Setup of v30:
==> flow/design.v (excerpt) <==
module main #(
    parameter MAIN_DIV = 8,      
    parameter SCAN_DIV = 4       
)(
    input wire clk,
    input wire rst,    
    input wire btnC,   
    input wire btnL,   
    input wire btnR,   
    input wire [7:0] num1,   
    input wire [7:0] num2,   
    output wire [6:0] seg,            
    output wire [3:0] an,              
    output wire multiplicationFinished    
);
Size: about 2,100 cells after synthesis, about 130 flip-flops, about 33 I/O pins, roughly 13,000 µm² of cells after synthesis.
clock: 20.0 ns
lec_check: 0
abc_area: 1
cap_margin: 20
cell_pad_in_sites_detail_placement: 2
core_aspect_ratio: 1.1
core_margin: 9
core_utilization: 40
cts_cluster_diameter: 310
cts_cluster_size: 69
hold_slack_margin: 0.15
max_routing_layer: met5
min_routing_layer: met2
place_density_lb_addon: 0.03
setup_slack_margin: 2.52
slew_margin: 15
run.sh (not shown) runs the stock make flow with config.mk's settings and CLKGATE_MAP_FILE=.
## Diff of input files: v35 against v30
==> flow/config.mk <==
export PLATFORM = sky130hd
export DESIGN_NAME = main
export DESIGN_NICKNAME = main
export VERILOG_FILES = /design/flow/design.v
export SDC_FILE = /design/flow/constraint.sdc
export NUM_CORES = 4
export LEC_CHECK = 0
export ABC_AREA = 1
export CAP_MARGIN = 20
export CORE_ASPECT_RATIO = 1.97
export CORE_MARGIN = 2
export CORE_UTILIZATION = 40
export CTS_CLUSTER_DIAMETER = 389
export CTS_CLUSTER_SIZE = 56
export SLEW_MARGIN = 30
==> results <==
- v35: PASS, flow complete, no timing, DRC or antenna violations
- Compared with v30, v35 shows a lower die outline area.
- v35 ended with less via density per instance than v30.
- v35 vs v30, floorplan core density went down by 0.46 points.
- In terms of cell area reported after detailed placement, v30 and v35 differ only marginally.
- Capture point of the critical path = seg[2]: v30; capture point of the critical path = seg[1]: v35
- Total power shrinks by a little under 10% when moving from v30 to v35.
Input changes introduced in v36 (baseline for comparison: v35):
--- a/flow/config.mk
+++ b/flow/config.mk
@@ -8,8 +8,13 @@
 export ABC_AREA = 1
 export CAP_MARGIN = 20
-export CORE_ASPECT_RATIO = 1.97
-export CORE_MARGIN = 2
+export CELL_PAD_IN_SITES_DETAIL_PLACEMENT = 2
+export CORE_ASPECT_RATIO = 1.1
+export CORE_MARGIN = 9
 export CORE_UTILIZATION = 40
-export CTS_CLUSTER_DIAMETER = 389
-export CTS_CLUSTER_SIZE = 56
-export SLEW_MARGIN = 30
+export CTS_CLUSTER_DIAMETER = 240
+export HOLD_SLACK_MARGIN = 0.15
+export MAX_ROUTING_LAYER = met4
+export MIN_ROUTING_LAYER = met2
+export PLACE_DENSITY_LB_ADDON = 0.03
+export SETUP_SLACK_MARGIN = 2.52
+export SLEW_MARGIN = 15
==> comparison <==
Delta (v36 minus v35): via count increased by about 65% relative to the old numbers, aggregate routed wire length increased by about 100% relative to the old numbers, power per standard cell area increased by about 3% relative to the old numbers.
Per the final summary, v36 finished and its layout is clean on timing, DRC and antenna.
v36 vs v35, clock network contribution to total cell area went down by 0.21 points.
Measured against each other, v36 and v35 differ in clock latency at the later pin of the worst-skew pair, the higher figure coming from v36.
Setup slack delta for v36 relative to v35: 2.74 ns lower
Compared v36 vs v35, and total power of the final layout is up in v36.
v36 reports a higher utilization than v35 does.
Diff v35 -> v36 | sequential power share | decrease of 1.1 points
For the relative max-transition margin, v36 came in 16 points lower than v35 did.
Of v36 and v35, it is v36 that has the higher global router's overall resource usage.
Relative to v36, the following input files were edited for v24:
==> flow/config.mk <==
export PLATFORM = sky130hd
export DESIGN_NAME = main
export DESIGN_NICKNAME = main
export VERILOG_FILES = /design/flow/design.v
export SDC_FILE = /design/flow/constraint.sdc
export NUM_CORES = 4
export LEC_CHECK = 0
export ABC_AREA = 1
export CAP_MARGIN = 20
export CORE_ASPECT_RATIO = 1.97
export CORE_MARGIN = 2
export CORE_UTILIZATION = 40
export CTS_CLUSTER_DIAMETER = 310
export CTS_CLUSTER_SIZE = 100
export SETUP_SLACK_MARGIN = 4.56
export SLEW_MARGIN = 30
export TNS_END_PERCENT = 15
==> results <==
When v24 is measured against v36, its proportion of cell area spent on the clock network turns out 0.21 points higher. v24 vs v36: final critical delay including setup and external delays down in v24. Final area essentially unchanged between v24 and v36. Met1 layer usage reported by global route (higher): v24. nand3b_1 as the slowest cell on the critical path was reported by v36, and clkdlybuf4s50_1 by v24. Changes observed in v24 relative to v36: fmax has increased, cell count roughly the same, overall routed net length went down.
Power and IR drop assume default switching activity.
